==> run C: inputs <==
// calc_didactic
module calc_didactic(
        clk,
        rst,
        mem_addr,
        mem_we,
        mem_wdata,
        mem_rdata
    );
==> flow/config.mk <==
export PLATFORM = sky130hd
export DESIGN_NAME = calc_didactic
export DESIGN_NICKNAME = calc_didactic
export VERILOG_FILES = /design/flow/design.v
export SDC_FILE = /design/flow/constraint.sdc
export NUM_CORES = 4
export LEC_CHECK = 0
export CAP_MARGIN = 20
export CORE_MARGIN = 2
export CORE_UTILIZATION = 69
export CTS_CLUSTER_DIAMETER = 29
export MAX_ROUTING_LAYER = met4
export SETUP_SLACK_MARGIN = 0.21
export SLEW_MARGIN = 20
==> flow/constraint.sdc <==
create_clock -name core_clock -period 6.43 [get_ports {clk}]
set_input_delay 1.2860 -clock core_clock [delete_from_list [all_inputs] [get_ports {clk}]]
set_output_delay 1.2860 -clock core_clock [all_outputs]
set_load 0.01 [all_outputs]
run.sh (not shown) runs the stock make flow with config.mk's settings and CLKGATE_MAP_FILE=.
==> run G: changes against run C <==
- ABC_AREA: not set -> 1
- CELL_PAD_IN_SITES_DETAIL_PLACEMENT: not set -> 2
- CORE_ASPECT_RATIO: not set -> 1.83
- CORE_UTILIZATION: 69 -> 59
- CTS_CLUSTER_DIAMETER: 29 -> not set
- MAX_ROUTING_LAYER: met4 -> not set
- MIN_ROUTING_LAYER: not set -> met1
- PLACE_DENSITY_LB_ADDON: not set -> 0.29
- SETUP_SLACK_MARGIN: 0.21 -> 2.24
- TNS_END_PERCENT: not set -> 30
==> flow/constraint.sdc (replaced) <==
create_clock -name core_clock -period 10.2 [get_ports {clk}]
set_input_delay 2.0400 -clock core_clock [delete_from_list [all_inputs] [get_ports {clk}]]
set_output_delay 2.0400 -clock core_clock [all_outputs]
set_load 0.01 [all_outputs]
==> out/results.tsv <==
stage	metric	value	unit
run_status	Fail Step	detailed placement	
floorplanning	full die area	0.0296	mm^2
synthesis	yosys xor share	0.00948	
run_status	run status	did not finish	
synthesis	Syn Inst Count	2243	
synthesis	Chip Area, Yosys	0.0166	mm^2
synthesis	Synth Cell Area	0.0166	mm^2
synthesis	top post-synthesis cells by count	497 x nand2_1, 332 x inv_1, 216 x nor2_1	
run_status	First Err	[ERROR DPL-0033] detailed placement checks failed during check placement.	
floorplanning	row count	83	
(the above is from run G)
==> out/results.tsv <==
stage	metric	value	unit
synthesis	Synth Cell Area	0.0165	mm^2
run_status	Fail Step	global routing	
floorplanning	row count	56	
run_status	First Err	[ERROR GRT-0232] Routing congestion too high. Check the congestion heatmap in the GUI.	
run_status	run status	did not finish	
placed_design	DP Area	0.0182	mm^2
grt	gr ovfl total	83	
synthesis	Syn Inst Count	1833	
synthesis	Syn. warnings	4	
synthesis	top post-synthesis cells by count	221 x nand2_1, 164 x nor2_1, 141 x edfxtp_1	
synthesis	yosys xor share	0.0238	
floorplanning	full die area	0.0251	mm^2
placed_design	HPWL Detailed	41.7	mm
(the above is from run C)

==> inputs of run H <==
Starting RTL as in the previous note.
clock: 5.63 ns
lec_check: 0
abc_area: 1
cap_margin: 20
cell_pad_in_sites_detail_placement: 1
core_aspect_ratio: 1.57
core_margin: 7
core_utilization: 43
cts_cluster_diameter: 395
gpl_timing_driven: 0
max_routing_layer: met4
min_routing_layer: met2
place_density: 0.65
slew_margin: 10
==> run K (differences from run H) <==
==> flow/config.mk (replaced) <==
export PLATFORM = sky130hd
export DESIGN_NAME = calc_didactic
export DESIGN_NICKNAME = calc_didactic
export VERILOG_FILES = /design/flow/design.v
export SDC_FILE = /design/flow/constraint.sdc
export NUM_CORES = 4
export LEC_CHECK = 0
export ABC_AREA = 1
export CAP_MARGIN = 5
export CELL_PAD_IN_SITES_GLOBAL_PLACEMENT = 3
export CORE_ASPECT_RATIO = 1.14
export CORE_MARGIN = 4
export CORE_UTILIZATION = 42
export CTS_CLUSTER_DIAMETER = 165
export CTS_CLUSTER_SIZE = 39
export GPL_ROUTABILITY_DRIVEN = 0
export GPL_TIMING_DRIVEN = 0
export MAX_ROUTING_LAYER = met4
export MIN_ROUTING_LAYER = met2
export PLACE_DENSITY = 0.57
export SLEW_MARGIN = 10
==> flow/constraint.sdc (replaced) <==
create_clock -name core_clock -period 8.61 [get_ports {clk}]
set_input_delay 1.7220 -clock core_clock [delete_from_list [all_inputs] [get_ports {clk}]]
set_output_delay 1.7220 -clock core_clock [all_outputs]
set_load 0.01 [all_outputs]
==> run A (differences from run H) <==
==> flow/config.mk (replaced) <==
export PLATFORM = sky130hd
export DESIGN_NAME = calc_didactic
export DESIGN_NICKNAME = calc_didactic
export VERILOG_FILES = /design/flow/design.v
export SDC_FILE = /design/flow/constraint.sdc
export NUM_CORES = 4
export LEC_CHECK = 0
export CAP_MARGIN = 20
export CORE_MARGIN = 2
export CORE_UTILIZATION = 65
export CTS_CLUSTER_DIAMETER = 30
export MAX_ROUTING_LAYER = met4
export SETUP_SLACK_MARGIN = 1.47
export SLEW_MARGIN = 20
==> flow/constraint.sdc (replaced) <==
create_clock -name core_clock -period 6.43 [get_ports {clk}]
set_input_delay 1.2860 -clock core_clock [delete_from_list [all_inputs] [get_ports {clk}]]
set_output_delay 1.2860 -clock core_clock [all_outputs]
set_load 0.01 [all_outputs]
==> results <==
Run A died in global routing. Run K ended with an error in global placement. Run H ran to the end with violations: setup timing.
Between run K and run A, the lower synthesized area is in run A (gap 0.88%, measured against run A).
Against run A, the synthesized cell count of run K is larger by 22%.
Die size: run H > run K > run A.

==> inputs of trial 8 <==
calc_didactic again, from the RTL that the note above started with.
Design calc_didactic, start of the top module:
module calc_didactic(
        clk,
        rst,
        mem_addr,
        mem_we,
        mem_wdata,
        mem_rdata
    );
clock: 16.4 ns
lec_check: 0
abc_area: 0
cap_margin: 20
cell_pad_in_sites_global_placement: 0
core_margin: 2
core_utilization: 42
cts_cluster_size: 39
place_density_lb_addon: 0.28
setup_slack_margin: 1.99
slew_margin: 20
tns_end_percent: 45
==> build 88: changes against trial 8 <==
- ABC_AREA: 0 -> unset
- CELL_PAD_IN_SITES_GLOBAL_PLACEMENT: 0 -> unset
- CORE_MARGIN: 2 -> 5
- CORE_UTILIZATION: 42 -> 40
- CTS_CLUSTER_SIZE: 39 -> 15
- PLACE_DENSITY_LB_ADDON: 0.28 -> unset
- SETUP_SLACK_MARGIN: 1.99 -> unset
- TNS_END_PERCENT: 45 -> unset
==> flow/constraint.sdc (replaced) <==
create_clock -name core_clock -period 10.0 [get_ports {clk}]
set_input_delay 2.0000 -clock core_clock [delete_from_list [all_inputs] [get_ports {clk}]]
set_output_delay 2.0000 -clock core_clock [all_outputs]
set_load 0.01 [all_outputs]
==> flow_metrics.env <==
# physical design summary
export IMPL_holdWs_ns=0.4577
export IMPL_grtUsageMet1_pct=34.84
export IMPL_outcome="timing/DRC/antenna clean"
export IMPL_vias=14871
export IMPL_fin_crit_sh_pct=95.21
export IMPL_relSlewSlack_pct=22.40
export IMPL_ir_drop_uv=157.5
export IMPL_crit_chain="nor4b_2, buf_4, a32oi_1, o21ai_0, or2_2, nand2_1, inv_1, fa_1, inv_1, fa_1, o21ba_2, o21ai_0, a2111oi_0, o21ai_0, a221oi_1, xnor2_1, a211oi_1, o2111a_2, inv_1, clkdlybuf4s50_1"
export IMPL_dpl_hpwl_mm=43.36
export IMPL_fin_skew_ns=0.03154
[end of results for build 88]
==> flow_metrics.env <==
# physical design summary
export IMPL_grtUsageMet1_pct=37.92
export IMPL_crit_chain="buf_4, nor4bb_1, a32oi_1, o311a_1, nand3_1, nand2_1, inv_1, fa_1, inv_1, fa_1, nand2_1, a21o_1, a21oi_1, o21ai_0, a31oi_1, xor2_1, o221ai_1, a221oi_1, o221a_2, inv_1, clkdlybuf4s50_1"
export IMPL_relSlewSlack_pct=23.65
export IMPL_outcome="timing/DRC/antenna clean"
export IMPL_vias=14925
export IMPL_ir_drop_uv=91.22
export IMPL_fin_crit_sh_pct=68.63
[end of results for trial 8]
